==> flow/design.v <==
module conv_neuron
  #
  (
   parameter FEATURE_WIDTH    = 8,
   parameter WEIGHT_WIDTH     = 8,
   parameter WEIGHT_MEM_ORDER = 5,
   parameter OUTPUT_WIDTH     = 8,
   parameter OUTPUT_SHIFT     = 0,
   parameter BIAS_SHIFT       = 0,
   parameter ReLU             = "TRUE"
   )   
  (
   input logic                     clk,
   input logic [FEATURE_WIDTH-1:0] feature_stream,
   input logic                     feature_first,
   input logic                     feature_last,
   input logic [WEIGHT_WIDTH-1:0]  weight_stream,
   input logic                     weight_first,
   input logic                     weight_last,
   output logic [OUTPUT_WIDTH-1:0] output_stream,
   output logic                    output_valid
   );
   localparam WEIGHT_MEM_SIZE = 2**WEIGHT_MEM_ORDER;
   localparam ACC_SIZE        = FEATURE_WIDTH + WEIGHT_WIDTH + WEIGHT_MEM_ORDER;
   localparam P_SIZE          = FEATURE_WIDTH + WEIGHT_WIDTH + 1;
   logic [WEIGHT_MEM_SIZE-1:0][WEIGHT_WIDTH-1:0] wmem;
   logic [WEIGHT_MEM_ORDER-1:0] 		 wmem_waddr;
   logic [WEIGHT_MEM_ORDER-1:0] 		 wmem_raddr;
   logic [WEIGHT_WIDTH-1:0] 			 bias;
   logic 					 wmem_writing;
   logic signed [P_SIZE-1:0] 			 p;
   logic [3:0][FEATURE_WIDTH-1:0] 		 feature_stream_reg;
   logic [2:0][WEIGHT_WIDTH-1:0] 		 weight_reg;
   logic signed [ACC_SIZE-1:0] 			 acc;
   logic [4:0] 					 feature_first_reg;
   logic [6:0] 					 feature_last_reg;
   logic signed [ACC_SIZE-1:0] 			 acc_slv;
   always @(posedge clk) begin
      if (weight_first) begin
         wmem_writing <= '1;
         wmem_waddr   <= '0;
         bias         <= weight_stream;
      end else if (wmem_writing) begin
         if (weight_last) wmem_writing <= '0;
         wmem[wmem_waddr] <= weight_stream;
         wmem_waddr       <= wmem_waddr + 1'b1;
      end
      for (int i = 0; i < 3; i++) begin
	 if (i == 0) weight_reg[i] <= wmem[wmem_raddr];
	 else        weight_reg[i] <= weight_reg[i-1];
      end
      if (feature_first) 
        wmem_raddr <= '0;
      else
        wmem_raddr <= wmem_raddr + 1'b1;  
      for (int i = 0; i < 4; i++) begin
	 if (i == 0) feature_stream_reg[i] <= feature_stream;
	 else        feature_stream_reg[i] <= feature_stream_reg[i-1];
      end
      for (int i = 0; i < 5; i++) begin
	 if (i == 0) feature_first_reg[i] <= feature_first;
	 else        feature_first_reg[i] <= feature_first_reg[i-1];
      end
      for (int i = 0; i < 7; i++) begin
	 if (i == 0) feature_last_reg[i] <= feature_last;
	 else        feature_last_reg[i] <= feature_last_reg[i-1];
      end
      p <= $signed(weight_reg[2]) * $signed({1'b0, feature_stream_reg[3]});  
      if (feature_first_reg[4])      
        acc <= ($signed(bias) << BIAS_SHIFT) + $signed(p);
      else        
        acc <= acc + p;
      acc_slv <= acc;
      if (feature_last_reg[6]) begin
         if (ReLU == "TRUE") begin
            if (acc_slv[ACC_SIZE-1]) begin
               output_stream <= '0;
            end else begin
               if (ACC_SIZE == OUTPUT_WIDTH+OUTPUT_SHIFT) begin
		  output_stream <= acc_slv[ACC_SIZE-1:OUTPUT_SHIFT];
               end else begin
		  if (|acc_slv[ACC_SIZE-1:OUTPUT_WIDTH+OUTPUT_SHIFT-1]) begin
                     output_stream[OUTPUT_WIDTH-1] <= '0;
                     output_stream[OUTPUT_WIDTH-2:0] <= '1;
                  end else begin
                     output_stream <= acc_slv[OUTPUT_WIDTH+OUTPUT_SHIFT-1:OUTPUT_SHIFT];
		  end
               end
            end 
	 end else begin
            output_stream <= acc_slv[OUTPUT_WIDTH+OUTPUT_SHIFT-1:OUTPUT_SHIFT];
	 end  
         output_valid <= '1;
      end else begin
         output_valid <= '0;
      end  
   end  
endmodule  
module conv_neuron_layer_ffanout
  #
  (
   parameter LAYER_SIZE       = 10,
   parameter LAYER_SIZE_ORDER = 4,
   parameter FEATURE_WIDTH    = 8,
   parameter WEIGHT_WIDTH     = 8,
   parameter WEIGHT_MEM_ORDER = 5,
   parameter OUTPUT_WIDTH     = 8,
   parameter OUTPUT_SHIFT     = 0,
   parameter BIAS_SHIFT       = 0,
   parameter ReLU             = "TRUE"
   )
  (
   input logic                         clk,
   input logic [FEATURE_WIDTH-1:0]     feature_stream,
   input logic                         feature_first,
   input logic                         feature_last,
   input logic [WEIGHT_WIDTH-1:0]      weight_stream,
   input logic [LAYER_SIZE_ORDER-1:0]  weight_id,
   input logic                         weight_first,
   input logic                         weight_last,
   output logic [OUTPUT_WIDTH-1:0]     output_stream,
   output logic [LAYER_SIZE_ORDER-1:0] output_id,
   output logic                        output_valid
   );
  logic [0:LAYER_SIZE][FEATURE_WIDTH-1:0]    feature_fanout_sr;
  logic [0:LAYER_SIZE][WEIGHT_WIDTH-1:0]     weight_fanout_sr;
  logic [0:LAYER_SIZE][LAYER_SIZE_ORDER-1:0] weight_id_fanout_sr;
  logic [0:LAYER_SIZE][LAYER_SIZE_ORDER-1:0] output_id_fanin_sr;
  logic [0:LAYER_SIZE][OUTPUT_WIDTH-1:0]     output_fanin_sr;
  logic [0:LAYER_SIZE][OUTPUT_WIDTH-1:0]     output_sig;
  logic [LAYER_SIZE:0]                       feature_first_sr;
  logic [LAYER_SIZE:0]                       feature_last_sr;
  logic [LAYER_SIZE:0]                       weight_first_sr;
  logic [LAYER_SIZE:0]                       weight_last_sr;
  logic [LAYER_SIZE:0]                       output_valid_sr;
  logic [LAYER_SIZE:0]                       weight_first_valid;
  logic [LAYER_SIZE:0]                       weight_last_valid;
  logic [LAYER_SIZE:0]                       output_valid_sig;
  always_ff @(posedge clk) begin
    feature_fanout_sr[0]   <= feature_stream;
    feature_first_sr[0]    <= feature_first;
    feature_last_sr[0]     <= feature_last;
    weight_fanout_sr[0]    <= weight_stream;
    weight_id_fanout_sr[0] <= weight_id;
    weight_first_sr[0]     <= weight_first;
    weight_last_sr[0]      <= weight_last;
    output_valid_sr[LAYER_SIZE]    <= '0;
    output_fanin_sr[LAYER_SIZE]    <= '0;
    output_id_fanin_sr[LAYER_SIZE] <= '0;
    for (int i=1; i <= LAYER_SIZE; i++) begin
      feature_fanout_sr[i]   <= feature_fanout_sr[0];
      feature_first_sr[i]    <= feature_first_sr[0];
      feature_last_sr[i]     <= feature_last_sr[0];
      weight_fanout_sr[i]    <= weight_fanout_sr[i-1];
      weight_first_sr[i]     <= weight_first_sr[i-1];
      weight_last_sr[i]      <= weight_last_sr[i-1];
      weight_id_fanout_sr[i] <= weight_id_fanout_sr[i-1];
      if (weight_id_fanout_sr[i-1] == i) begin
        weight_first_valid[i] <= weight_first_sr[i-1];
        weight_last_valid[i]  <= weight_last_sr[i-1];
      end else begin
        weight_first_valid[i] <= '0;
        weight_last_valid[i]  <= '0;
      end
      if (output_valid_sig[i]) begin
        output_valid_sr[i-1]    <= '1;
        output_fanin_sr[i-1]    <= output_sig[i];
        output_id_fanin_sr[i-1] <= i;
      end else begin
        output_valid_sr[i-1]    <= output_valid_sr[i];
        output_fanin_sr[i-1]    <= output_fanin_sr[i];
        output_id_fanin_sr[i-1] <= output_id_fanin_sr[i];
      end
    end  
  end  
  assign output_valid  = output_valid_sr[0];
  assign output_id     = output_id_fanin_sr[0];
  assign output_stream = output_fanin_sr[0];
  generate
    for (genvar i_g = 1; i_g <= LAYER_SIZE; i_g++) begin : g_NEURONS
      conv_neuron
        #
        (
         .FEATURE_WIDTH    (FEATURE_WIDTH),
         .WEIGHT_WIDTH     (WEIGHT_WIDTH),
         .WEIGHT_MEM_ORDER (WEIGHT_MEM_ORDER),
         .OUTPUT_WIDTH     (OUTPUT_WIDTH),
         .OUTPUT_SHIFT     (OUTPUT_SHIFT),
         .BIAS_SHIFT       (BIAS_SHIFT),
         .ReLU             (ReLU)
         )
      u_conv_neuron
        (
         .clk              (clk),
         .feature_stream   (feature_fanout_sr[i_g]),
         .feature_first    (feature_first_sr[i_g]),
         .feature_last     (feature_last_sr[i_g]),
         .weight_stream    (weight_fanout_sr[i_g]),
         .weight_first     (weight_first_valid[i_g]),
         .weight_last      (weight_last_valid[i_g]),
         .output_stream    (output_sig[i_g]),
         .output_valid     (output_valid_sig[i_g])
         );
    end  
  endgenerate
endmodule  
==> flow/run.sh <==
#!/bin/bash
# the make line also repeats each setting of config.mk as NAME=value (left out here)
make -C /OpenROAD-flow-scripts/flow DESIGN_CONFIG=/design/flow/config.mk WORK_HOME=/design/flow/orfs CLKGATE_MAP_FILE= finish
==> flow/config.mk <==
export PLATFORM = sky130hd
export DESIGN_NAME = conv_neuron_layer_ffanout
export DESIGN_NICKNAME = conv_neuron_layer_ffanout
export VERILOG_FILES = /design/flow/design.v
export SDC_FILE = /design/flow/constraint.sdc
export NUM_CORES = 4
export LEC_CHECK = 0
export CAP_MARGIN = 20
export CORE_MARGIN = 2
export CORE_UTILIZATION = 65
export SETUP_SLACK_MARGIN = 0.04
export SLEW_MARGIN = 20
==> flow/constraint.sdc <==
create_clock -name core_clock -period 5.31 [get_ports {clk}]
set_input_delay 1.0620 -clock core_clock [delete_from_list [all_inputs] [get_ports {clk}]]
set_output_delay 1.0620 -clock core_clock [all_outputs]
set_load 0.01 [all_outputs]
==> GITHUB_STEP_SUMMARY, run 1 <==
## Implementation flow summary

| Metric | Value |
|---|---|
| CP arrival | 5.86 ns |
| Critical-path top delay cell | dfxtp_4 |
| Post-synth EDFFs | 2,720 |
| CTS buffer count | 419 |
| Synth top cell by count | mux2_2 |
| Dominant kind of combinational cell | multiplexers |
| Synth Cell Area | 205,600 um^2 |
| Number of max-cap violations | 0 |
| Die x size | 566.4 um |
| Die height | 566.4 um |
| Power, Total | 0.1435 W |
| R2r setup slk | 0.30 ns |
| Reg area | 107,700 um^2 |
| Synth top area cells | edfxtp_1 40%, mux2_2 15%, dfxtp_1 13% |
| Yosys cell count | 14,487 |
| Clk pwr share | 20.8% |
| Fmax | 0.1996 GHz |
| Pin count of the biggest net entering global routing | 201 |
| Vias per inst | 6.304 |
| Vias | 119,579 |
| Die ar. | 320,800 um^2 |
| Worst-margin pin slew | 1.256 ns |
| Critical path class | register to register |
| Mux cell area share after synthesis | 23.91% |
| Aoi share | 3.803% |
| Final setup violation count | 0 |
| Fill cells | 20,599 |
| Root Driver | clkbuf_16 |
| Fp util | 65.33% |
| Antenna Violating Nets Remaining | 0 |
| Critical path cell sequence | buf_12 -> buf_4 -> and2_1 -> ha_1 -> fa_1 -> ha_1 -> inv_1 -> fa_1 -> inv_1 -> ha_1 -> inv_1 -> fa_1 -> nor2b_1 -> o21ai_0 -> a21boi_0 -> o21ai_0 -> a21boi_1 -> o21bai_1 -> a21boi_0 -> nor4_1 -> a311oi_1 |
| Critical path endpoint | g_NEURONS[8].u_conv_neuron.p[16] |
| CP startpoint kind | register |
| PD cells | 638.9 nW/um^2 |
| CTS clk-pin slew, worst paths | 0.07 ns |
| Leak | 83.70 nW |
| Slew Viols, Final | 0 |
| Core area | 314,700 um^2 |
| Adders+Majority by Area | 8.910% |
| CP endpoint kind | register |
| Ys flop type | edfxtp_1 |
| Xor/xnor share of the synthesized area | 1.951% |
| Hold depth | 0 |
| Distinct lib cells | 106 |
| VDD IR max | 0.0004998 V |
| Worst Path Buf+Inv | 5 |
| Largest Pwr Group | combinational logic |
| Vias in the first global route | 122,983 |
| Post-synth ARST share | 0% |
| Antenna violations before repair | 13 |
| RSZ-0062 raised after global routing | true |
| Bufs on Longest Clock Path | 4 |
| Post-synth top cells | 2,723 x mux2_2, 2,720 x edfxtp_1, 1,294 x dfxtp_1, 840 x ha_1, 800 x mux4_2 |
| Final Instance Count excl. Fillers | 18,968 |
| # rows | 206 |
| Pint | 0.09255 W |
| Worst Hold Class | register to register |
| First-pass DRT Iterations | 5 |
| Tool warnings | 83 |
| Stages on worst setup path | 21 |
| YS warnings | 2 |
| Logic pwr share | 42.5% |
| Post-DP HPWL | 310,600 um |
| R2R depth | 21 |
| Critical path required time | 6.16 ns |
| Synth flops | 4,014 |
| Routability cong. | 0.8974 |
| IO Port Bufs | 37 |
| Post-Route WL | 464,300 um |
| Clock H-tree levels | 5 |
| Cell taking the most area after synthesis | edfxtp_1 |
| First-pass GRT wire length | 722,300 um |
| Hold_sp | g_NEURONS[4].u_conv_neuron.weight_reg[11] |
| Hold WS | 0.3202 ns |
| CTS Sinks | 4,014 |
| Syn Inst Count | 14,487 |
| Endpoints failing hold | 0 |
| Minimum clock period | 5.009 ns |
| Seq power | 0.0527 W |
| DR WL/cell | 24.48 um |
| Crit-path max FO | 25 |
| Yosys chip area | 205,600 um^2 |
| Clk power | 0.0299 W |
| Sequential cell fraction of total power | 36.7% |
| CTS tree | done |
| Late-Pin Clk Latency | 0.98 ns |
| DRT iter0 DRCs | 10,468 |
| Yosys simple share | 6.383% |
| Clk_skew | 0.05590 ns |
| Worst reg2reg endpoint | g_NEURONS[8].u_conv_neuron.p[16] |
| Slew margin rel. | 16.27% |
| RR Startpoint | g_NEURONS[10].u_conv_neuron.feature_stream_reg[24] |
| P&R area growth vs syn | 9.280% |
| Yosys top cell area share | 39.73% |
| Sw frac | 35.52% |
| Combinational gate power | 0.0610 W |
| Top delay family on crit path | adder cells |
| Nets@finish | 15,689 |
| Inst Count DP | 18,166 |
| Hold Path Sink | g_NEURONS[4].u_conv_neuron.weight_reg[19] |
| Gate Area | 92,530 um^2 |
| Sequential fraction of the synthesis area | 52.33% |
| Sw Pwr | 0.05099 W |
| Io pins | 38 |
| Syn avg cell area | 14.19 um^2 |
| Grt total ovfl | 0 |
| Fin crit share | 94.33% |
| Number of remaining DRC errors | 0 |
| GRT Util Overall | 28.65% |
| Status | no timing/DRC/antenna violations |
| Crit path from | g_NEURONS[10].u_conv_neuron.feature_stream_reg[24] |
| Worst path max stage delay | 0.51 ns |
[layer usage]
layer	GRT usage (%)	up-vias	part of all wire, %
li1	-	53921	-
met1	40.33	61542	43
met2	47.53	3383	49
met3	3.314	727	5.3
met4	7.859	6	2.8
met5	0	-	0.0097
[stage by stage]
step,setup WS (ns),cell area [um^2],TNS (ns),util (%)
finish,0.3009,224700,0,71.39
global route,0.01196,224700,0,71.39
detailed placement,0.1541,210300,0,66.81
global placement,0.3491,210300,0,66.81
CTS,0.1383,224600,0,71.35
floorplan,-2.408,205700,-2465.30,-
[what timing repair did]
item | CTS | global route
gates resized | 0 | 6
buffers inserted | 0 | 7
endpoints found under the setup margin | 0 | 9
hold buffers | 0 | 0
[final cells by class]
type	count	share of cell area, %
timing repair buffer	243	1.038
tap	4160	2.317
clock inverter	205	0.8415
multi-input combinational	9057	41.19
sequential	4014	47.93
clock buffer	588	5.515
inverter	699	1.169
antenna	2	0.002228
==> run 2, diff against run 1 <==
ABC_AREA = 0   (was unset)
CORE_UTILIZATION = 40   (was 65)
CTS_CLUSTER_SIZE = 11   (was unset)
GPL_ROUTABILITY_DRIVEN = 0   (was unset)
GPL_TIMING_DRIVEN = 0   (was unset)
HOLD_SLACK_MARGIN = 0.26   (was unset)
MAX_ROUTING_LAYER = met4   (was unset)
MIN_ROUTING_LAYER = met1   (was unset)
PLACE_DENSITY_LB_ADDON = 0.25   (was unset)
SETUP_SLACK_MARGIN = unset   (was 0.04)
clock period = 6.0 ns   (was 5.31 ns; I/O delays follow)
==> run 2 against run 1 <==
  * Clock skew is 0.029 ns higher
  * Combinational power is 8.9% lower
  * First-iteration DRC count is 4.9% higher
  * Global-route usage is 6.9 points lower
  * Final area is 3.4% higher
  * Sequential cell count stayed put
  * Critical path type unchanged
  * Sequential power is 13% lower
  * Synthesized cell count stayed put
  * Critical path depth stayed put
  * Power is 10% lower
  * Area after synthesis stayed put
  * Critical endpoint is now g_NEURONS[2].u_conv_neuron.p[16]
==> GITHUB_STEP_SUMMARY, run 2 <==
## Implementation flow summary

| Metric | Value |
|---|---|
| Status | no timing/DRC/antenna violations |
| Worst-margin pin slew | 1.178 ns |
| Hold_sp | g_NEURONS[4].u_conv_neuron.weight_reg[10] |
| Yosys simple share | 6.383% |
| Post-synth EDFFs | 2,720 |
| Syn avg cell area | 14.19 um^2 |
| Clk power | 0.0269 W |
| Post-synth top cells | 2,723 x mux2_2, 2,720 x edfxtp_1, 1,294 x dfxtp_1, 840 x ha_1, 800 x mux4_2 |
| CTS clk-pin slew, worst paths | 0.06 ns |
| Late-Pin Clk Latency | 1.04 ns |
| CTS Sinks | 4,014 |
| Vias in the first global route | 122,655 |
| Aoi share | 3.803% |
| First-pass GRT wire length | 827,100 um |
| R2R depth | 21 |
| Seq power | 0.0461 W |
| RR Startpoint | g_NEURONS[10].u_conv_neuron.feature_stream_reg[28] |
| Number of remaining DRC errors | 0 |
| Worst path max stage delay | 0.60 ns |
| Combinational gate power | 0.0556 W |
| Inst Count DP | 21,428 |
| DRT iter0 DRCs | 10,977 |
| Synth top cell by count | mux2_2 |
| DR WL/cell | 25.16 um |
| Final Instance Count excl. Fillers | 22,276 |
| Core area | 512,400 um^2 |
| Die x size | 720.9 um |
| IO Port Bufs | 37 |
| R2r setup slk | 0.29 ns |
| Yosys top cell area share | 39.73% |
| Sequential cell fraction of total power | 35.9% |
| P&R area growth vs syn | 12.99% |
| Worst Hold Class | register to register |
| Vias | 123,495 |
| Critical path endpoint | g_NEURONS[2].u_conv_neuron.p[16] |
| Grt total ovfl | 0 |
| Critical path required time | 6.92 ns |
| Syn Inst Count | 14,487 |
| Crit path from | g_NEURONS[10].u_conv_neuron.feature_stream_reg[28] |
| Sw frac | 35.56% |
| Fp util | 40.13% |
| Fmax | 0.1750 GHz |
| Root Driver | clkbuf_16 |
| Number of max-cap violations | 0 |
| Yosys cell count | 14,487 |
| Final worst slack | 0.2869 ns |
| Xor/xnor share of the synthesized area | 1.951% |
| Dominant kind of combinational cell | multiplexers |
| First-pass DRT Iterations | 6 |
| Die height | 720.9 um |
| Fill cells | 45,394 |
| Io pins | 38 |
| Tool warnings | 38 |
| Mux cell area share after synthesis | 23.91% |
| Distinct lib cells | 106 |
| Final core occ | 45.34% |
| Worst Path Buf+Inv | 5 |
| Clk_skew | 0.08457 ns |
| Hold depth | 0 |
| Synth Cell Area | 205,600 um^2 |
| Reg area | 107,600 um^2 |
| Top delay family on crit path | adder cells |
| Post-DP HPWL | 398,600 um |
| Endpoints failing hold | 0 |
| Cts hold-fix bufs | 0 |
| Logic pwr share | 43.2% |
| Adders+Majority by Area | 8.910% |
| Sw Pwr | 0.04573 W |
| Pin count of the biggest net entering global routing | 48 |
| Sequential fraction of the synthesis area | 52.33% |
| CP startpoint kind | register |
| CP arrival | 6.63 ns |
| Antenna violations before repair | 44 |
| Worst reg2reg endpoint | g_NEURONS[2].u_conv_neuron.p[16] |
| Fin crit share | 95.22% |
| Gate Area | 92,530 um^2 |
| Final setup violation count | 0 |
| Critical-path top delay cell | clkbuf_2 |
| Leak | 85.52 nW |
| Hold Path Sink | g_NEURONS[4].u_conv_neuron.weight_reg[18] |
| Cell taking the most area after synthesis | edfxtp_1 |
| Synth top area cells | edfxtp_1 40%, mux2_2 15%, dfxtp_1 13% |
| Yosys chip area | 205,600 um^2 |
| # rows | 263 |
| Largest Pwr Group | combinational logic |
| GRT Util Overall | 21.74% |
| Post-synth ARST share | 0% |
| Critical path cell sequence | clkbuf_1 -> clkbuf_2 -> and2_1 -> ha_1 -> fa_1 -> ha_1 -> inv_1 -> fa_1 -> inv_1 -> ha_1 -> inv_1 -> fa_1 -> nor2b_1 -> o21ai_0 -> a21boi_0 -> o21ai_0 -> a21boi_0 -> o21bai_1 -> a21boi_0 -> nor4_1 -> a311oi_1 |
| YS warnings | 2 |
| Nets@finish | 16,373 |
| Post-Route WL | 560,500 um |
| Slew margin rel. | 21.47% |
| CTS buffer count | 447 |
| CP endpoint kind | register |
| # Post-CTS Setup Buffers | 0 |
| Bufs on Longest Clock Path | 4 |
| Critical path class | register to register |
| Stages on worst setup path | 21 |
| Place WS | -0.2268 ns |
| Vias per inst | 5.544 |
| Antenna Violating Nets Remaining | 0 |
| Clock H-tree levels | 5 |
| Minimum clock period | 5.713 ns |
| Clk pwr share | 20.9% |
| Synth flops | 4,014 |
| Crit-path max FO | 10 |
| Pint | 0.08285 W |
| RSZ-0062 raised after global routing | true |
| Slew Viols, Final | 0 |
| CTS tree | done |
| PD cells | 553.5 nW/um^2 |
| Die ar. | 519,700 um^2 |
| Ys flop type | edfxtp_1 |
| VDD IR max | 0.0004262 V |
## run 2: area by class of cell
| cell class | instances | share of cell area [%] |
|---|---|---|
| Inverter | 699 | 1.130 |
| Clock inverter | 90 | 0.4320 |
| Clock buffer | 729 | 5.685 |
| Multi-Input combinational cell | 9057 | 39.84 |
| Buffer | 722 | 1.325 |
| Sequential cell | 4014 | 46.32 |
| Antenna cell | 31 | 0.03340 |
| Timing Repair Buffer | 177 | 1.601 |
| Tap cell | 6757 | 3.640 |
## run 2: metal layers
metal	track usage, %	wire (um)
met5	-	0
met4	6.143	17320
met3	2.653	30770
met2	33.94	260300
met1	29.97	252100
## run 2: timing repair
item | CTS | global route
setup endpoints to repair | 8 | 18
pin swaps | 0 | 0
resized | 15 | 57
## run 2: stage by stage
stage                     instance area [um^2]  hold slack [ns]  total power (W)  setup TNS [ns]
after floorplan                         205700           0.3096          0.08734        -1758.74
after CTS                               232200           0.2959           0.1291               0
final                                   232300           0.2921           0.1286               0
after detailed placement                217900           0.3118           0.1017         -0.7429
after global placement                  214500           0.3103           0.1009        -6449.36
after global routing                    232200           0.2987           0.1376               0
==> run 3, diff against run 2 <==
ABC_AREA = unset   (was 0)
CORE_UTILIZATION = 66   (was 40)
CTS_CLUSTER_SIZE = unset   (was 11)
GPL_ROUTABILITY_DRIVEN = unset   (was 0)
GPL_TIMING_DRIVEN = unset   (was 0)
HOLD_SLACK_MARGIN = unset   (was 0.26)
MAX_ROUTING_LAYER = unset   (was met4)
MIN_ROUTING_LAYER = unset   (was met1)
PLACE_DENSITY_LB_ADDON = unset   (was 0.25)
SETUP_SLACK_MARGIN = 1.11   (was unset)
clock period = 4.37 ns   (was 6.0 ns; I/O delays follow)
==> run 3 against run 2 <==
  * Now fails the layout checks on setup timing
  * First-iteration DRC count up 5.0%
  * Via count decreased by 1.2%
  * Critical path depth shrank 2
  * Die area decreased by 39%
  * Worst setup slack worse by 0.49 ns
  * Maximum frequency up 25%
  * Area after synthesis stayed put
  * Final cell count shrank 13%
  * Wire length fell by 15%
==> GITHUB_STEP_SUMMARY, run 3 <==
## Implementation flow summary

| Metric | Value |
|---|---|
| Root Driver | clkbuf_16 |
| Minimum clock period | 4.574 ns |
| Post-Route WL | 475,300 um |
| Xor/xnor share of the synthesized area | 1.951% |
| GR Util met2 | 49.61% |
| Inst Count DP | 18,385 |
| Syn avg cell area | 14.19 um^2 |
| Fp util | 66.46% |
| CTS clk-pin slew, worst paths | 0.07 ns |
| Io pins | 38 |
| Slew margin rel. | 25.56% |
| Distinct lib cells | 106 |
| Layout check faults | setup timing |
| Worst Hold Class | register to register |
| Cell taking the most area after synthesis | edfxtp_1 |
| Aoi share | 3.803% |
| Synth flops | 4,014 |
| Crit-path max FO | 5 |
| Synth Cell Area | 205,600 um^2 |
| R2r setup slk | -0.20 ns |
| YS warnings | 2 |
| Synth top area cells | edfxtp_1 40%, mux2_2 15%, dfxtp_1 13% |
| CP endpoint kind | register |
| Critical path cell sequence | buf_12 -> buf_8 -> nand2b_4 -> fa_1 -> fa_1 -> inv_1 -> fa_1 -> inv_1 -> fa_1 -> inv_2 -> ha_4 -> o21ai_4 -> a21boi_2 -> o21ai_1 -> nand2b_1 -> a21o_1 -> a41o_1 -> o41a_1 -> xnor2_1 |
| Late-Pin Clk Latency | 0.99 ns |
| Worst reg2reg endpoint | g_NEURONS[4].u_conv_neuron.p[16] |
| Grt total ovfl | 0 |
| Sw frac | 35.65% |
| Clock H-tree levels | 5 |
| Sw Pwr | 0.06790 W |
| Mux cell area share after synthesis | 23.91% |
| Endpoints failing hold | 0 |
| Syn Inst Count | 14,487 |
| Bufs on Longest Clock Path | 4 |
| DRT iter0 DRCs | 11,522 |
| Critical path class | register to register |
| Sequential fraction of the synthesis area | 52.33% |
| CP arrival | 5.43 ns |
| Critical path required time | 5.22 ns |
| Post-synth ARST share | 0% |
| Clk power | 0.0362 W |
| VDD IR max | 0.0008565 V |
| Die ar. | 316,000 um^2 |
| Stages on worst setup path | 19 |
| Number of remaining DRC errors | 0 |
| P&R area growth vs syn | 11.97% |
| Place WS | -0.6031 ns |
| Core area | 309,400 um^2 |
| Pin count of the biggest net entering global routing | 156 |
| Worst Path Buf+Inv | 5 |
| Status | finished with violations |
| Grt met1 use | 41.81% |
| Adders+Majority by Area | 8.910% |
| Leak | 86.19 nW |
| Dominant kind of combinational cell | multiplexers |
| Met3 Track Usage GR | 3.025% |
| Vias in the first global route | 124,441 |
| R2R depth | 19 |
| Final Instance Count excl. Fillers | 19,310 |
| DR WL/cell | 24.61 um |
| Nets@finish | 16,078 |
| CP dominant cell by count | fa_1 |
| Seq power | 0.0639 W |
| Worst-margin pin slew | 1.115 ns |
| Crit path from | g_NEURONS[10].u_conv_neuron.feature_stream_reg[24] |
| Clk_skew | 0.07028 ns |
| Hold WS | 0.3142 ns |
| Hold depth | 0 |
| Post-DP HPWL | 316,800 um |
| Combinational gate power | 0.0904 W |
| First-pass GRT wire length | 734,300 um |
| Antenna violations before repair | 22 |
| Post-synth EDFFs | 2,720 |
| RR Startpoint | g_NEURONS[10].u_conv_neuron.feature_stream_reg[24] |
| Clk pwr share | 19.0% |
| Post-Route Setup TNS | -2.782 ns |
| Final worst slack | -0.2044 ns |
| Hold Path Sink | g_NEURONS[9].u_conv_neuron.weight_reg[14] |
| Worst path max stage delay | 0.50 ns |
| Fin area | 230,200 um^2 |
| Placement Cell Area | 212,600 um^2 |
| Vias per inst | 6.316 |
| Routability cong. | 0.8821 |
| Yosys top cell area share | 39.73% |
| GRT Util Overall | 29.70% |
| Yosys chip area | 205,600 um^2 |
| Fin crit share | 104.7% |
| Largest Pwr Group | combinational logic |
| Tool warnings | 69 |
| CTS Sinks | 4,014 |
| CTS buffer count | 410 |
| Pint | 0.1226 W |
| Ys flop type | edfxtp_1 |
| Number of max-cap violations | 0 |
| Yosys simple share | 6.383% |
| Fmax | 0.2186 GHz |
| PD cells | 827.4 nW/um^2 |
| Synth top cell by count | mux2_2 |
| CTS tree | done |
| Antenna Violating Nets Remaining | 0 |
| Critical path endpoint | g_NEURONS[4].u_conv_neuron.p[16] |
| # rows | 204 |
| Vias | 121,965 |
| Final setup violation count | 34 |
| Yosys cell count | 14,487 |
| IO Port Bufs | 37 |
| Die height | 562.1 um |
| Slew Viols, Final | 0 |
| GR peak layer | met2 |
| Logic pwr share | 47.5% |
| RSZ-0062 raised after global routing | true |
| Fill cells | 19,367 |
| Sequential cell fraction of total power | 33.5% |
| Hold_sp | g_NEURONS[9].u_conv_neuron.weight_reg[6] |
| CP startpoint kind | register |
| Post-synth top cells | 2,723 x mux2_2, 2,720 x edfxtp_1, 1,294 x dfxtp_1, 840 x ha_1, 800 x mux4_2 |
| Top delay family on crit path | adder cells |
| Critical-path top delay cell | fa_1 |
| Die x size | 562.1 um |
| First-pass DRT Iterations | 6 |
run 3: layer usage:
metal / vias up / wire length, um
li1: 54707 / -
met1: 62890 / 202500
met2: 3595 / 234400
met3: 767 / 24520
met4: 6 / 13770
met5: - / 43
run 3: final cells by class:
| class | count | area [um^2] | share of cell area [%] |
|---|---|---|---|
| multi-input combinational | 9057 | 94170 | 40.91 |
| clock buffer | 610 | 12370 | 5.375 |
| sequential | 4014 | 107700 | 46.79 |
| clock inverter | 166 | 1794 | 0.7795 |
| inverter | 699 | 2636 | 1.145 |
| antenna | 3 | 7.507 | 0.003261 |
| timing repair buffer | 641 | 6356 | 2.761 |
| tap | 4120 | 5155 | 2.239 |
run 3: what timing repair did:
item | in CTS | in global routing
pin swaps | 189 | 207
cloned | 2 | 4
setup buffers | 78 | 59
setup endpoints to repair | 731 | 2062
hold buffers | 0 | 0
gates resized | 283 | 318
run 3: per-stage QoR:
| stage | utilization [%] | total power [W] |
|---|---|---|
| 6_report | 74.41 | 0.1905 |
| 5_1_grt | 74.41 | 0.2025 |
| 4_1_cts | 73.80 | 0.1841 |
| 3_5_place_dp | 68.71 | 0.1426 |
| 3_3_place_gp | 68.71 | 0.1395 |
| 2_1_floorplan | - | 0.1198 |
==> run 4, diff against run 3 <==
ABC_AREA = 1   (was unset)
CORE_UTILIZATION = 68   (was 66)
PLACE_DENSITY = 0.36   (was unset)
SETUP_SLACK_MARGIN = unset   (was 1.11)
clock period = 3.55 ns   (was 4.37 ns; I/O delays follow)
==> run 4 against run 3 <==
  * Still fails the layout checks on setup timing
  * Non-clock buffer count is 389 higher
  * Wire length is 34% higher
  * Die area is 3.1% higher
  * Power is 57% higher
  * First-iteration DRC count is 110% higher
  * Critical path depth is 3 lower
  * Combinational power is 79% higher
  * Register-to-register slack worse by 0.30 ns
  * Clock-buffer cell count is 64 lower
  * Core utilization is 2.2 points higher
  * Worst setup slack worse by 0.30 ns
  * Global-route usage is 7.9 points higher
==> GITHUB_STEP_SUMMARY, run 4 <==
## Implementation flow summary

| Metric | Value |
|---|---|
| Status | finished with violations |
| Layout check faults | setup timing |
| Fill cells | 23,234 |
| Bufs on Longest Clock Path | 4 |
| Syn avg cell area | 8.337 um^2 |
| Place WS | -0.5899 ns |
| Sequential cell fraction of total power | 30.5% |
| Antenna Violating Nets Remaining | 0 |
| Core area | 320,400 um^2 |
| Reg area | 107,700 um^2 |
| RSZ-0062 raised after global routing | true |
| Largest Pwr Group | combinational logic |
| CTS buffer count | 412 |
| RR Startpoint | g_NEURONS[10].u_conv_neuron.feature_stream_reg[27] |
| CTS clk-pin slew, worst paths | 0.06 ns |
| Combinational gate power | 0.162 W |
| R2r setup slk | -0.50 ns |
| Yosys chip area | 218,500 um^2 |
| Hold Path Sink | feature_fanout_sr[87] |
| Vias | 188,349 |
| Slew Viols, Final | 0 |
| First-pass GRT wire length | 975,400 um |
| CP arrival | 4.91 ns |
| CP startpoint kind | register |
| Critical-path top delay cell | fa_1 |
| Post-DP HPWL | 414,200 um |
| Die height | 570.9 um |
| Dominant kind of combinational cell | simple AND/OR/NAND/NOR gates |
| Adders+Majority by Area | 8.383% |
| Fin crit share | 114.2% |
| Hold depth | 1 |
| Synth Cell Area | 218,500 um^2 |
| Seq power | 0.0911 W |
| Cell taking the most area after synthesis | edfxtp_1 |
| Fp util | 68.21% |
| Synth top area cells | edfxtp_1 37%, nand2_1 13%, dfxtp_1 12% |
| Ys flop type | edfxtp_1 |
| GRT Util Overall | 37.60% |
| Fmax | 0.2467 GHz |
| P&R area growth vs syn | 12.27% |
| Nets@finish | 27,483 |
| Crit path from | g_NEURONS[10].u_conv_neuron.feature_stream_reg[27] |
| Clk power | 0.0453 W |
| GR Util met2 | 59.08% |
| Yosys cell count | 26,210 |
| Distinct lib cells | 48 |
| Vias per inst | 6.091 |
| Antenna violations before repair | 23 |
| Post-synth ARST share | 0% |
| R2R depth | 16 |
| Leak | 110.7 nW |
| Endpoints failing hold | 0 |
| Critical path class | register to register |
| Critical path required time | 4.41 ns |
| Die x size | 570.9 um |
| Worst reg2reg endpoint | g_NEURONS[3].u_conv_neuron.p[15] |
| CP dominant cell by count | fa_1 |
| Stages on worst setup path | 16 |
| Pin count of the biggest net entering global routing | 181 |
| Worst path max stage delay | 0.53 ns |
| Slew margin rel. | 21.42% |
| Hold_sp | feature_stream[7] |
| Pint | 0.1695 W |
| Synth top cell by count | nand2_1 |
| Number of max-cap violations | 0 |
| Post-Route WL | 635,500 um |
| Clk_skew | 0.05344 ns |
| Crit-path max FO | 6 |
| Worst Hold Class | input port to register |
| Critical path endpoint | g_NEURONS[3].u_conv_neuron.p[15] |
| IO Port Bufs | 37 |
| Post-synth top cells | 7,715 x nand2_1, 2,850 x o21ai_0, 2,720 x edfxtp_1, 2,290 x nor2_1, 2,151 x inv_1 |
| DRT iter0 DRCs | 24,096 |
| Yosys simple share | 24.88% |
| Io pins | 38 |
| Met3 Track Usage GR | 5.930% |
| Worst Path Buf+Inv | 4 |
| Clk pwr share | 15.2% |
| # rows | 208 |
| Die ar. | 325,900 um^2 |
| Grt met1 use | 50.43% |
| YS warnings | 2 |
| Tool warnings | 108 |
| Minimum clock period | 4.053 ns |
| DR WL/cell | 20.55 um |
| Final setup violation count | 102 |
| Hold WS | 0.1440 ns |
| VDD IR max | 0.001750 V |
| Vias in the first global route | 175,999 |
| Grt total ovfl | 0 |
| Xor/xnor share of the synthesized area | 0.8497% |
| Logic pwr share | 54.3% |
| Clock H-tree levels | 5 |
| Syn Inst Count | 26,210 |
| Yosys top cell area share | 37.38% |
| Worst-margin pin slew | 1.179 ns |
| Late-Pin Clk Latency | 1.01 ns |
| Sw frac | 43.29% |
| Synth flops | 4,014 |
| Critical path cell sequence | buf_12 -> buf_6 -> buf_6 -> nand2_1 -> fa_1 -> fa_1 -> fa_1 -> inv_1 -> fa_1 -> ha_4 -> nand2_1 -> nand2_1 -> nand3_1 -> nand3_4 -> a21oi_2 -> xor2_1 |
| Post-synth EDFFs | 2,720 |
| CTS Sinks | 4,014 |
| Gate Area | 99,970 um^2 |
| Aoi share | 10.15% |
| Root Driver | clkbuf_16 |
| Final worst slack | -0.5027 ns |
| Sw Pwr | 0.1293 W |
| Sequential fraction of the synthesis area | 49.23% |
| Number of remaining DRC errors | 0 |
| Routability cong. | 0.9543 |
| First-pass DRT Iterations | 7 |
| PD cells | 1218 nW/um^2 |
| Mux cell area share after synthesis | 0.04581% |
| CTS tree | done |
| Top delay family on crit path | adder cells |
| GR peak layer | met2 |
| CP endpoint kind | register |
## run 4: per-layer routing
layer  up-vias  share of wire [%]
li1      87922                  -
met1     88100                 38
met2     10464                 46
met3      1857                 10
met4         6                5.9
met5         -             0.0057
## run 4: timing repair
item / 4_1_cts / 5_1_grt
hold endpoints to repair: 0 / 0
setup buffers: 55 / 49
setup endpoints to repair: 103 / 154
pin swaps: 189 / 257
hold buffers: 0 / 0
gates cloned: 3 / 8
gates resized: 494 / 410
## run 4: area by class of cell
class / count / share of cell area, %
Antenna cell: 30 / 0.03060
Sequential cell: 4014 / 43.90
Inverter: 2219 / 3.408
Clock buffer: 546 / 4.707
Clock inverter: 229 / 1.051
Tap cell: 4305 / 2.196
Multi-Input combinational cell: 18551 / 40.75
Timing Repair Buffer: 1030 / 3.958
## run 4: metrics by stage
stage	utilization [%]	instance area, um^2	std cells	TNS (ns)	total power [W]
2_1_floorplan	-	218600	26219	-2752.64	0.1794
4_1_cts	75.92	243200	30845	-25.27	0.2843
3_5_place_dp	70.67	226400	30016	-41.38	0.2221
6_report	76.58	245300	30924	-35.11	0.2988
3_3_place_gp	70.67	226400	30016	-35.96	0.2181
5_1_grt	76.57	245300	30914	-45.19	0.3191
==> run 5, diff against run 4 <==
ABC_AREA = unset   (was 1)
CORE_UTILIZATION = 65   (was 68)
CTS_CLUSTER_SIZE = 86   (was unset)
MAX_ROUTING_LAYER = met4   (was unset)
PLACE_DENSITY = unset   (was 0.36)
SETUP_SLACK_MARGIN = 0.52   (was unset)
TNS_END_PERCENT = 5   (was unset)
clock period = 3.57 ns   (was 3.55 ns; I/O delays follow)
==> run 5 against run 4 <==
  * The layout still fails its checks (setup timing)
  * Global-route usage is 7.6 points lower
  * Final cell count is 37% lower
  * Area after synthesis decreased by 5.9%
  * Clock-buffer cell count up 48
  * Via count fell by 35%
  * Synthesized cell count fell by 45%
  * Critical path type unchanged
  * Largest cell class unchanged
==> GITHUB_STEP_SUMMARY, run 5 <==
## Implementation flow summary

| Metric | Value |
|---|---|
| Adders+Majority by Area | 8.910% |
| Slew margin rel. | 21.15% |
| Antenna violations before repair | 17 |
| Mux cell area share after synthesis | 23.91% |
| Critical-path top delay cell | fa_1 |
| GR peak layer | met2 |
| R2R depth | 19 |
| CTS tree | done |
| Post-Route WL | 476,100 um |
| Synth flops | 4,014 |
| Yosys chip area | 205,600 um^2 |
| CTS buffer count | 415 |
| Post-synth ARST share | 0% |
| Grt met1 use | 40.30% |
| Pin count of the biggest net entering global routing | 153 |
| Crit-path max FO | 8 |
| Sw frac | 35.40% |
| Seq power | 0.0778 W |
| Worst Hold Class | input port to register |
| Sequential fraction of the synthesis area | 52.33% |
| CTS clk-pin slew, worst paths | 0.06 ns |
| Nets@finish | 16,282 |
| Clock H-tree levels | 5 |
| VDD IR max | 0.001286 V |
| Ys flop type | edfxtp_1 |
| Endpoints failing hold | 0 |
| Clk_skew | 0.05472 ns |
| RSZ-0062 raised after global routing | true |
| PD cells | 1033 nW/um^2 |
| RR Startpoint | g_NEURONS[10].u_conv_neuron.feature_stream_reg[28] |
| P&R area growth vs syn | 13.22% |
| Layout check faults | setup timing |
| Critical path endpoint | g_NEURONS[6].u_conv_neuron.p[16] |
| Bufs on Longest Clock Path | 4 |
| Critical path required time | 4.40 ns |
| Cts hold-fix bufs | 0 |
| First-pass DRT Iterations | 8 |
| YS warnings | 2 |
| Met3 Track Usage GR | 3.481% |
| Synth top area cells | edfxtp_1 40%, mux2_2 15%, dfxtp_1 13% |
| CTS Sinks | 4,014 |
| Post-Route Setup TNS | -60.10 ns |
| Worst Path Buf+Inv | 4 |
| GR Util met2 | 48.70% |
| Die x size | 566.4 um |
| Syn avg cell area | 14.19 um^2 |
| Worst path max stage delay | 0.54 ns |
| Distinct lib cells | 106 |
| Clk pwr share | 18.5% |
| CP endpoint kind | register |
| R2r setup slk | -0.94 ns |
| Synth top cell by count | mux2_2 |
| Crit path from | g_NEURONS[10].u_conv_neuron.feature_stream_reg[28] |
| Minimum clock period | 4.505 ns |
| Syn Inst Count | 14,487 |
| Fmax | 0.2220 GHz |
| GRT Util Overall | 29.96% |
| Fill cells | 19,889 |
| Leak | 87.46 nW |
| Fp util | 65.33% |
| Yosys simple share | 6.383% |
| Number of max-cap violations | 0 |
| Die ar. | 320,800 um^2 |
| Place WS | -1.298 ns |
| Slew Viols, Final | 0 |
| Final worst slack | -0.9354 ns |
| Hold depth | 1 |
| Yosys top cell area share | 39.73% |
| Critical path cell sequence | buf_12 -> buf_6 -> and2_4 -> fa_1 -> ha_4 -> inv_2 -> fa_1 -> fa_1 -> inv_2 -> ha_4 -> nor2b_4 -> o21ai_2 -> a21boi_2 -> o21ai_1 -> nand2b_1 -> a21o_1 -> a41o_1 -> o41a_1 -> xnor2_1 |
| Worst reg2reg endpoint | g_NEURONS[6].u_conv_neuron.p[16] |
| Hold_sp | feature_stream[2] |
| Cell taking the most area after synthesis | edfxtp_1 |
| Tool warnings | 55 |
| Clk power | 0.0444 W |
| Stages on worst setup path | 19 |
| Final setup violation count | 101 |
| Vias in the first global route | 125,512 |
| Hold Path Sink | feature_fanout_sr[82] |
| Xor/xnor share of the synthesized area | 1.951% |
| CP startpoint kind | register |
| Fin crit share | 126.2% |
| Logic pwr share | 49.2% |
| DRT iter0 DRCs | 10,311 |
| Number of remaining DRC errors | 0 |
| DR WL/cell | 24.35 um |
| Top delay family on crit path | adder cells |
| # rows | 206 |
| IO Port Bufs | 37 |
| CP dominant cell by count | fa_1 |
| Grt total ovfl | 0 |
| Late-Pin Clk Latency | 0.99 ns |
| First-pass GRT wire length | 733,700 um |
| Worst-margin pin slew | 1.181 ns |
| Die height | 566.4 um |
| Post-DP HPWL | 316,900 um |
| Vias | 121,896 |
| CP arrival | 5.33 ns |
| Routability cong. | 0.8985 |
| Pint | 0.1553 W |
| Vias per inst | 6.233 |
| Antenna Violating Nets Remaining | 0 |
| Combinational gate power | 0.118 W |
| Core area | 314,700 um^2 |
| Io pins | 38 |
| Post-synth top cells | 2,723 x mux2_2, 2,720 x edfxtp_1, 1,294 x dfxtp_1, 840 x ha_1, 800 x mux4_2 |
| Critical path class | register to register |
| Yosys cell count | 14,487 |
| Root Driver | clkbuf_16 |
| Sw Pwr | 0.08508 W |
| Synth Cell Area | 205,600 um^2 |
| Post-synth EDFFs | 2,720 |
| Largest Pwr Group | combinational logic |
| Status | finished with violations |
| Aoi share | 3.803% |
| Dominant kind of combinational cell | multiplexers |
| Sequential cell fraction of total power | 32.4% |
run 5: repair_timing:
| action | CTS | global route |
|---|---|---|
| endpoints found under the setup margin | 684 | 2013 |
| buffers inserted | 89 | 71 |
| cloned | 12 | 6 |
| resized | 317 | 462 |
| pin swaps | 155 | 243 |
| hold endpoints to repair | 0 | 0 |
run 5: final cells by class:
| cell class | count | area (um^2) | area share [%] |
|---|---|---|---|
| sequential | 4014 | 107700 | 46.28 |
| multi-input combinational | 9057 | 94690 | 40.68 |
| clock buffer | 594 | 12140 | 5.216 |
| timing repair buffer | 840 | 8422 | 3.618 |
| tap | 4160 | 5205 | 2.236 |
| inverter | 699 | 2631 | 1.130 |
| clock inverter | 190 | 1952 | 0.8386 |
| antenna | 4 | 10.01 | 0.004300 |
run 5: routing by layer:
layer  up-vias  part of all wire (%)
met5         -                     0
met4         0                   3.0
met3       783                   5.3
met2      3430                    49
met1     62536                    42
li1      55147                     -
run 5: metrics by stage:
step | total power, W | util (%) | cells | hold slack (ns) | instance area, um^2
2_1_floorplan | 0.1466 | - | 14496 | 0.3096 | 205800
3_3_place_gp | 0.1733 | 67.99 | 18591 | 0.3102 | 214000
3_5_place_dp | 0.1774 | 67.99 | 18592 | 0.3118 | 214000
4_1_cts | 0.2280 | 73.12 | 19477 | 0.1035 | 230100
5_1_grt | 0.2551 | 73.96 | 19558 | 0.1523 | 232800
6_report | 0.2403 | 73.96 | 19558 | 0.1776 | 232800
==> run 6, diff against run 5 <==
CAP_MARGIN = 5   (was 20)
CORE_UTILIZATION = 72   (was 65)
CTS_CLUSTER_SIZE = unset   (was 86)
MAX_ROUTING_LAYER = unset   (was met4)
SETUP_SLACK_MARGIN = 1.05   (was 0.52)
TNS_END_PERCENT = unset   (was 5)
clock period = 4.1 ns   (was 3.57 ns; I/O delays follow)
==> run 6 against run 5 <==
  * The layout still fails its checks (setup timing)
  * Register-to-register slack improved by 0.41 ns
  * Combinational power fell by about 10%
  * Largest power group unchanged
  * First-iteration DRC count rose by 14%
==> GITHUB_STEP_SUMMARY, run 6 <==
## Implementation flow summary

| Metric | Value |
|---|---|
| Synth top cell by count | mux2_2 |
| Met3 Track Usage GR | 3.418% |
| Hold Path Sink | weight_fanout_sr[87] |
| Die ar. | 289,800 um^2 |
| Sw frac | 35.84% |
| Minimum clock period | 4.627 ns |
| Post-synth EDFFs | 2,720 |
| Synth Cell Area | 205,600 um^2 |
| Fin crit share | 112.8% |
| Seq power | 0.0683 W |
| RSZ-0062 raised after global routing | true |
| Stages on worst setup path | 16 |
| Tool warnings | 72 |
| Xor/xnor share of the synthesized area | 1.951% |
| Yosys chip area | 205,600 um^2 |
| CP arrival | 5.43 ns |
| Logic pwr share | 49.7% |
| Adders+Majority by Area | 8.910% |
| R2R depth | 16 |
| First-pass DRT Iterations | 8 |
| Sequential cell fraction of total power | 32.1% |
| Vias | 124,391 |
| Grt met1 use | 45.17% |
| Cts hold-fix bufs | 0 |
| Slew margin rel. | 27.71% |
| CTS clk-pin slew, worst paths | 0.06 ns |
| Routability cong. | 0.9108 |
| CP dominant cell by count | fa_1 |
| Synth top area cells | edfxtp_1 40%, mux2_2 15%, dfxtp_1 13% |
| Worst-margin pin slew | 1.084 ns |
| Worst path max stage delay | 0.54 ns |
| CP startpoint kind | register |
| DR WL/cell | 25.08 um |
| Core area | 284,500 um^2 |
| Inst Count DP | 18,062 |
| CTS buffer count | 405 |
| Status | finished with violations |
| Syn Inst Count | 14,487 |
| Final worst slack | -0.5268 ns |
| Critical-path top delay cell | fa_1 |
| Largest Pwr Group | combinational logic |
| Bufs on Longest Clock Path | 4 |
| Post-synth ARST share | 0% |
| Die x size | 538.4 um |
| VDD IR max | 0.0009684 V |
| Number of remaining DRC errors | 0 |
| Aoi share | 3.803% |
| PD cells | 914.0 nW/um^2 |
| Synth flops | 4,014 |
| Pint | 0.1364 W |
| Top delay family on crit path | adder cells |
| Hold_sp | weight_stream[7] |
| DRT iter0 DRCs | 11,773 |
| Post-synth top cells | 2,723 x mux2_2, 2,720 x edfxtp_1, 1,294 x dfxtp_1, 840 x ha_1, 800 x mux4_2 |
| Leak | 87.30 nW |
| Worst Path Buf+Inv | 3 |
| Clock H-tree levels | 5 |
| Clk pwr share | 18.2% |
| Final Instance Count excl. Fillers | 19,064 |
| GRT Util Overall | 32.47% |
| Vias in the first global route | 128,360 |
| Combinational gate power | 0.106 W |
| Yosys cell count | 14,487 |
| Root Driver | clkbuf_16 |
| CP endpoint kind | register |
| CTS tree | done |
| Fp util | 72.27% |
| Sw Pwr | 0.07619 W |
| Late-Pin Clk Latency | 0.99 ns |
| Post-Route WL | 478,000 um |
| Io pins | 38 |
| RR Startpoint | g_NEURONS[10].u_conv_neuron.feature_stream_reg[27] |
| Critical path cell sequence | buf_8 -> buf_12 -> nand2_4 -> fa_1 -> fa_1 -> fa_1 -> inv_2 -> fa_1 -> ha_4 -> a21boi_4 -> o21ai_1 -> nand2b_1 -> a21o_1 -> a41o_1 -> o41a_1 -> xnor2_1 |
| Layout check faults | setup timing |
| P&R area growth vs syn | 13.13% |
| Clk power | 0.0387 W |
| Vias per inst | 6.525 |
| Cell taking the most area after synthesis | edfxtp_1 |
| Worst reg2reg endpoint | g_NEURONS[4].u_conv_neuron.p[16] |
| Die height | 538.4 um |
| GR peak layer | met2 |
| Slew Viols, Final | 0 |
| Pin count of the biggest net entering global routing | 189 |
| Clk_skew | 0.07180 ns |
| Number of max-cap violations | 0 |
| # rows | 196 |
| Critical path endpoint | g_NEURONS[4].u_conv_neuron.p[16] |
| Nets@finish | 16,198 |
| Yosys top cell area share | 39.73% |
| R2r setup slk | -0.53 ns |
| GR Util met2 | 53.83% |
| Sequential fraction of the synthesis area | 52.33% |
| CTS Sinks | 4,014 |
| Crit path from | g_NEURONS[10].u_conv_neuron.feature_stream_reg[27] |
| Ys flop type | edfxtp_1 |
| Crit-path max FO | 6 |
| Antenna Violating Nets Remaining | 0 |
| Critical path required time | 4.90 ns |
| Fmax | 0.2161 GHz |
| Post-DP HPWL | 311,600 um |
| Critical path class | register to register |
| Place WS | -0.8914 ns |
| Syn avg cell area | 14.19 um^2 |
| First-pass GRT wire length | 741,100 um |
| Worst Hold Class | input port to register |
| Distinct lib cells | 106 |
| Hold depth | 1 |
| Antenna violations before repair | 9 |
| Final setup violation count | 75 |
| IO Port Bufs | 37 |
| Yosys simple share | 6.383% |
| YS warnings | 2 |
| Dominant kind of combinational cell | multiplexers |
| Grt total ovfl | 0 |
| Mux cell area share after synthesis | 23.91% |
| Endpoints failing hold | 0 |
[run 6: repair_timing]
action | in CTS | in global routing
cloned | 9 | 0
endpoints found under the setup margin | 1993 | 2507
pin swaps | 206 | 275
gates resized | 578 | 404
setup buffers | 141 | 86
[run 6: layout make-up]
type | count | area (um^2)
antenna | 6 | 15.01
clock buffer | 568 | 11900
clock inverter | 192 | 2218
fill | 14725 | 51890
inverter | 699 | 2634
multi-input combinational | 9057 | 95330
sequential | 4014 | 107700
tap | 3762 | 4707
timing repair buffer | 766 | 8059
[run 6: per-layer routing]
layer | routed length, um | share of wire, %
met3 | 29900 | 6.3
met2 | 236200 | 49
met4 | 17140 | 3.6
met1 | 194800 | 41
met5 | 34 | 0.0071
[run 6: through the flow]
step                      setup TNS (ns)  power, W  hold slack (ns)  utilization [%]  instance area [um^2]
after floorplan                 -1563.96    0.1277           0.3096                -                205800
after global placement            -28.31    0.1488           0.3100            74.66                212400
after detailed placement          -32.67    0.1529           0.3121            74.66                212400
after CTS                         -17.65    0.2023           0.2270            80.83                229900
after global routing              -32.82    0.2247           0.2703            81.76                232600
final                             -23.24    0.2126           0.2815            81.76                232600
==> run 7, diff against run 6 <==
ABC_AREA = 0   (was unset)
CAP_MARGIN = 20   (was 5)
CORE_UTILIZATION = 40   (was 72)
CTS_CLUSTER_SIZE = 11   (was unset)
GPL_ROUTABILITY_DRIVEN = 0   (was unset)
GPL_TIMING_DRIVEN = 0   (was unset)
MAX_ROUTING_LAYER = met5   (was unset)
MIN_ROUTING_LAYER = met1   (was unset)
PLACE_DENSITY_LB_ADDON = 0.25   (was unset)
SETUP_SLACK_MARGIN = 1.75   (was 1.05)
clock period = 6.0 ns   (was 4.1 ns; I/O delays follow)
==> run 7 against run 6 <==
  * Now clean on timing, DRC and antenna
  * Critical path type unchanged
  * Critical path depth rose by 4
  * Sequential power fell by 33%
  * Combinational power fell by about 40%
  * Area after synthesis did not move
  * Power fell by 35%
  * Critical endpoint is now g_NEURONS[3].u_conv_neuron.p[16]
  * Non-clock buffer count rose by 362
==> GITHUB_STEP_SUMMARY, run 7 <==
## Implementation flow summary

| Metric | Value |
|---|---|
| Yosys simple share | 6.383% |
| Tool warnings | 39 |
| Final Instance Count excl. Fillers | 22,497 |
| CTS Sinks | 4,014 |
| Die ar. | 519,700 um^2 |
| Post-Route WL | 563,100 um |
| Grt total ovfl | 0 |
| Xor/xnor share of the synthesized area | 1.951% |
| Vias | 124,005 |
| Sw frac | 35.78% |
| Stages on worst setup path | 20 |
| Root Driver | clkbuf_16 |
| CP dominant cell by count | fa_1 |
| CP endpoint kind | register |
| Status | no timing/DRC/antenna violations |
| CTS clk-pin slew, worst paths | 0.06 ns |
| GR peak layer | met2 |
| CP arrival | 5.62 ns |
| Pin count of the biggest net entering global routing | 37 |
| Gate Area | 94,290 um^2 |
| Hold Path Sink | g_NEURONS[6].u_conv_neuron.weight_reg[16] |
| Dominant kind of combinational cell | multiplexers |
| Slew Viols, Final | 0 |
| Synth top cell by count | mux2_2 |
| Crit path from | g_NEURONS[10].u_conv_neuron.feature_stream_reg[26] |
| GR Util met2 | 34.53% |
| Vias in the first global route | 123,086 |
| Post-synth ARST share | 0% |
| Cell taking the most area after synthesis | edfxtp_1 |
| Core area | 512,400 um^2 |
| Clk_skew | 0.09195 ns |
| Clk pwr share | 19.7% |
| Bufs on Longest Clock Path | 4 |
| Syn Inst Count | 14,487 |
| Syn avg cell area | 14.19 um^2 |
| Critical path cell sequence | buf_8 -> clkbuf_16 -> buf_12 -> nand2_4 -> fa_1 -> fa_1 -> inv_1 -> fa_1 -> inv_1 -> fa_1 -> inv_2 -> ha_4 -> o21ai_4 -> a21boi_2 -> o21ai_2 -> a21boi_2 -> o21bai_2 -> a21boi_2 -> nor4_2 -> a311oi_2 |
| RSZ-0062 raised after global routing | true |
| Fp util | 40.13% |
| Endpoints failing hold | 0 |
| RR Startpoint | g_NEURONS[10].u_conv_neuron.feature_stream_reg[26] |
| Critical-path top delay cell | fa_1 |
| Worst path max stage delay | 0.51 ns |
| DRT iter0 DRCs | 10,181 |
| Logic pwr share | 46.7% |
| Ys flop type | edfxtp_1 |
| Worst reg2reg endpoint | g_NEURONS[3].u_conv_neuron.p[16] |
| Final setup violation count | 0 |
| Antenna violations before repair | 50 |
| P&R area growth vs syn | 15.63% |
| Mux cell area share after synthesis | 23.91% |
| Met3 Track Usage GR | 2.501% |
| PD cells | 577.2 nW/um^2 |
| Crit-path max FO | 6 |
| Yosys cell count | 14,487 |
| Synth flops | 4,014 |
| First-pass DRT Iterations | 6 |
| Fmax | 0.2119 GHz |
| Worst Path Buf+Inv | 6 |
| DR WL/cell | 25.03 um |
| Hold_sp | g_NEURONS[6].u_conv_neuron.weight_reg[8] |
| Clock H-tree levels | 5 |
| Critical path endpoint | g_NEURONS[3].u_conv_neuron.p[16] |
| GRT Util Overall | 21.14% |
| Yosys chip area | 205,600 um^2 |
| Fill cells | 44,794 |
| Yosys top cell area share | 39.73% |
| Critical path class | register to register |
| Sw Pwr | 0.04910 W |
| Minimum clock period | 4.719 ns |
| Final worst slack | 1.281 ns |
| YS warnings | 2 |
| Adders+Majority by Area | 8.910% |
| Synth Cell Area | 205,600 um^2 |
| R2r setup slk | 1.28 ns |
| Grt met1 use | 29.24% |
| IO Port Bufs | 37 |
| CTS buffer count | 447 |
| Aoi share | 3.803% |
| Io pins | 38 |
| Seq power | 0.0461 W |
| # rows | 263 |
| Antenna Violating Nets Remaining | 0 |
| First-pass GRT wire length | 827,500 um |
| VDD IR max | 0.0005414 V |
| Die height | 720.9 um |
| Hold depth | 0 |
| Pint | 0.08813 W |
| Die x size | 720.9 um |
| Inst Count DP | 21,432 |
| Combinational gate power | 0.0641 W |
| Reg area | 107,600 um^2 |
| Top delay family on crit path | adder cells |
| Post-DP HPWL | 397,900 um |
| R2R depth | 20 |
| Nets@finish | 16,602 |
| Final core occ | 46.40% |
| Leak | 87.70 nW |
| Worst Hold Class | register to register |
| Post-synth top cells | 2,723 x mux2_2, 2,720 x edfxtp_1, 1,294 x dfxtp_1, 840 x ha_1, 800 x mux4_2 |
| Slew margin rel. | 22.79% |
| CP startpoint kind | register |
| Clk power | 0.0270 W |
| Critical path required time | 6.90 ns |
| Late-Pin Clk Latency | 1.02 ns |
| Sequential cell fraction of total power | 33.6% |
| Number of max-cap violations | 0 |
| Synth top area cells | edfxtp_1 40%, mux2_2 15%, dfxtp_1 13% |
| Vias per inst | 5.512 |
| Worst-margin pin slew | 1.154 ns |
| CTS tree | done |
| Largest Pwr Group | combinational logic |
| Place WS | -0.5081 ns |
| Post-synth EDFFs | 2,720 |
| Number of remaining DRC errors | 0 |
| Fin crit share | 78.65% |
| Distinct lib cells | 106 |
| Sequential fraction of the synthesis area | 52.33% |
-- run 7: through the flow --
| step | cell area (um^2) | hold WS [ns] | total power, W | setup TNS (ns) |
|---|---|---|---|---|
| floorplan | 205800 | 0.3096 | 0.08723 | 0 |
| global placement | 214600 | 0.3112 | 0.1008 | -1481.16 |
| finish | 237700 | 0.3010 | 0.1372 | 0 |
| CTS | 235700 | 0.3033 | 0.1335 | 0 |
| detailed placement | 218100 | 0.3121 | 0.1019 | -0.9462 |
| global route | 237700 | 0.3164 | 0.1461 | 0 |
-- run 7: area by class of cell --
type / instances / share of cell area (%)
Sequential cell: 4014 / 45.28
Multi-Input combinational cell: 9057 / 39.66
Clock buffer: 741 / 5.592
Tap cell: 6757 / 3.556
Timing Repair Buffer: 402 / 2.513
Buffer: 726 / 1.821
Inverter: 699 / 1.104
Clock inverter: 87 / 0.4616
Antenna cell: 14 / 0.01474
-- run 7: metal layers --
| layer | share of wire [%] | vias to the layer above | routed length [um] |
|---|---|---|---|
| met5 | 0.0014 | - | 8 |
| met4 | 3.8 | 2 | 21580 |
| met3 | 5.2 | 891 | 29510 |
| met2 | 47 | 3414 | 264900 |
| met1 | 44 | 63777 | 247100 |
| li1 | - | 55921 | - |
-- run 7: repair_timing --
action                                  4_1_cts  5_1_grt
pin swaps                                   170      249
endpoints found under the setup margin      120       70
hold buffers                                  0        0
setup buffers                               115       99
gates resized                               488      307
cloned                                        8        1
==> run 8, diff against run 7 <==
ABC_AREA = unset   (was 0)
CORE_MARGIN = 4   (was 2)
CORE_UTILIZATION = 53   (was 40)
CTS_CLUSTER_SIZE = 19   (was 11)
MIN_ROUTING_LAYER = unset   (was met1)
PLACE_DENSITY_LB_ADDON = 0.05   (was 0.25)
SETUP_SLACK_MARGIN = -0.31   (was 1.75)
SLEW_MARGIN = 15   (was 20)
clock period = 3.9 ns   (was 6.0 ns; I/O delays follow)
==> run 8 against run 7 <==
  * The layout now fails its checks (setup timing)
  * Hold slack lost 0.079 ns
  * First-iteration DRC count rose by 12%
  * Final cell count decreased by 7.4%
  * Critical endpoint is now g_NEURONS[2].u_conv_neuron.p[16]
  * Critical path type unchanged
  * Via count grew 2.4%
  * Area after synthesis unchanged
  * Sequential cell count unchanged
  * Clock power is 57% higher
  * Final area shrank 1.4%
  * Global-route usage grew 7.2 points
  * Sequential share of layout area is 0.65 points higher
  * Sequential power grew 54%
  * Critical path depth is 2 higher
==> GITHUB_STEP_SUMMARY, run 8 <==
## Implementation flow summary

| Metric | Value |
|---|---|
| Fin crit share | 121.9% |
| Ys flop type | edfxtp_1 |
| CP startpoint kind | register |
| Post-synth ARST share | 0% |
| Hold WS | 0.2224 ns |
| Worst Hold Class | input port to register |
| Synth top cell by count | mux2_2 |
| Vias | 127,026 |
| CTS clk-pin slew, worst paths | 0.06 ns |
| Aoi share | 3.803% |
| Critical path class | register to register |
| Clk_skew | 0.07237 ns |
| Status | finished with violations |
| Critical path required time | 4.76 ns |
| Sequential fraction of the synthesis area | 52.33% |
| Vias per inst | 6.096 |
| Slew Viols, Final | 0 |
| Worst path max stage delay | 0.45 ns |
| Pint | 0.1354 W |
| Uppermost layer routed | met5 |
| Pin count of the biggest net entering global routing | 43 |
| Synth flops | 4,014 |
| Yosys top cell area share | 39.73% |
| Final setup violation count | 115 |
| Fp util | 53.26% |
| R2r setup slk | -0.85 ns |
| DR WL/cell | 27.66 um |
| Hold_sp | feature_stream[1] |
| Sequential cell fraction of total power | 33.6% |
| Number of max-cap violations | 0 |
| Crit-path max FO | 6 |
| Die x size | 630.8 um |
| First-pass DRT Iterations | 6 |
| Sw Pwr | 0.07620 W |
| Clk power | 0.0425 W |
| Cell taking the most area after synthesis | edfxtp_1 |
| Antenna violations before repair | 50 |
| Worst-margin pin slew | 1.254 ns |
| Minimum clock period | 4.752 ns |
| Xor/xnor share of the synthesized area | 1.951% |
| Leak | 87.17 nW |
| Yosys chip area | 205,600 um^2 |
| Yosys cell count | 14,487 |
| Hold depth | 1 |
| Endpoints failing hold | 0 |
| RR Startpoint | g_NEURONS[10].u_conv_neuron.feature_stream_reg[26] |
| Synth top area cells | edfxtp_1 40%, mux2_2 15%, dfxtp_1 13% |
| Met3 WL post-DR | 37,430 um |
| M1 wire length | 236,400 um |
| Syn Inst Count | 14,487 |
| Hold Path Sink | feature_fanout_sr[81] |
| Worst Path Buf+Inv | 7 |
| Yosys simple share | 6.383% |
| Die height | 630.8 um |
| Syn avg cell area | 14.19 um^2 |
| Vias in the first global route | 129,050 |
| Tool warnings | 40 |
| Number of remaining DRC errors | 0 |
| Final worst slack | -0.8522 ns |
| Seq power | 0.0712 W |
| WL met2 | 276,100 um |
| Post-DP HPWL | 414,900 um |
| Adders+Majority by Area | 8.910% |
| First-pass GRT wire length | 845,900 um |
| CTS tree | done |
| Synth Cell Area | 205,600 um^2 |
| Die ar. | 397,900 um^2 |
| Logic pwr share | 46.3% |
| Io pins | 38 |
| Nets@finish | 16,505 |
| Final Instance Count excl. Fillers | 20,838 |
| Distinct lib cells | 106 |
| CTS buffer count | 431 |
| P&R area growth vs syn | 14.01% |
| Dominant kind of combinational cell | multiplexers |
| Grt total ovfl | 0 |
| Critical path endpoint | g_NEURONS[2].u_conv_neuron.p[16] |
| Post-synth EDFFs | 2,720 |
| Core area | 386,000 um^2 |
| Post-synth top cells | 2,723 x mux2_2, 2,720 x edfxtp_1, 1,294 x dfxtp_1, 840 x ha_1, 800 x mux4_2 |
| Stages on worst setup path | 22 |
| Antenna Violating Nets Remaining | 0 |
| Critical-path top delay cell | fa_1 |
| VDD IR max | 0.0008695 V |
| Top delay family on crit path | adder cells |
| Post-Route WL | 576,400 um |
| Combinational gate power | 0.0979 W |
| Critical path cell sequence | buf_12 -> clkbuf_16 -> buf_12 -> buf_4 -> and2_1 -> fa_2 -> inv_2 -> fa_1 -> inv_1 -> ha_1 -> inv_2 -> fa_1 -> fa_2 -> nor2b_4 -> o21ai_4 -> a21boi_2 -> o21ai_2 -> a21boi_2 -> o21bai_1 -> a21boi_1 -> nor4_1 -> a311oi_1 |
| CP arrival | 5.61 ns |
| Power, Total | 0.2116 W |
| Fmax | 0.2104 GHz |
| # rows | 228 |
| Slew margin rel. | 16.37% |
| Largest Pwr Group | combinational logic |
| Inst Count DP | 19,835 |
| Layout check faults | setup timing |
| Mux cell area share after synthesis | 23.91% |
| Clock H-tree levels | 5 |
| PD cells | 902.8 nW/um^2 |
| Sw frac | 36.01% |
| Worst reg2reg endpoint | g_NEURONS[2].u_conv_neuron.p[16] |
| Bufs on Longest Clock Path | 4 |
| RSZ-0062 raised after global routing | true |
| CTS Sinks | 4,014 |
| GRT Util Overall | 28.29% |
| Late-Pin Clk Latency | 0.99 ns |
| R2R depth | 22 |
| Clk pwr share | 20.1% |
| Root Driver | clkbuf_16 |
| Crit path from | g_NEURONS[10].u_conv_neuron.feature_stream_reg[26] |
| DRT iter0 DRCs | 11,410 |
| CP endpoint kind | register |
| YS warnings | 2 |
| IO Port Bufs | 37 |
run 8: stage by stage:
stage / setup slack, ns / util [%] / cell area, um^2 / setup TNS (ns)
floorplan: -0.8049 / - / 205800 / -2089.47
global placement: -2.450 / 55.10 / 212700 / -5793.69
detailed placement: -2.250 / 55.82 / 215400 / -160.31
global route: -0.9335 / 60.70 / 234300 / -54.83
finish: -0.8522 / 60.72 / 234400 / -37.52
CTS: -0.7620 / 60.42 / 233200 / -32.76
run 8: what timing repair did:
| item | 4_1_cts | 5_1_grt |
|---|---|---|
| setup endpoints to repair | 120 | 71 |
| pin swaps | 164 | 186 |
| gates resized | 490 | 167 |
| hold buffers | 0 | 0 |
| setup buffers | 119 | 56 |
| cloned | 1 | 1 |
run 8: final cells by class:
| cell class | instances | area [um^2] |
|---|---|---|
| fill | 29268 | 151600 |
| sequential | 4014 | 107600 |
| multi-input combinational | 9057 | 93930 |
| clock buffer | 597 | 12600 |
| tap | 5175 | 6475 |
| timing repair buffer | 331 | 4808 |
| buffer | 716 | 3968 |
| inverter | 699 | 2624 |
| clock inverter | 215 | 2257 |
| antenna | 34 | 85.08 |
run 8: layer usage:
layer	up-vias	track usage [%]
li1	55634	-
met1	65743	38.15
met2	4512	46.31
met3	1127	4.050
met4	10	11.44
met5	-	0
Power and IR drop assume default switching activity.
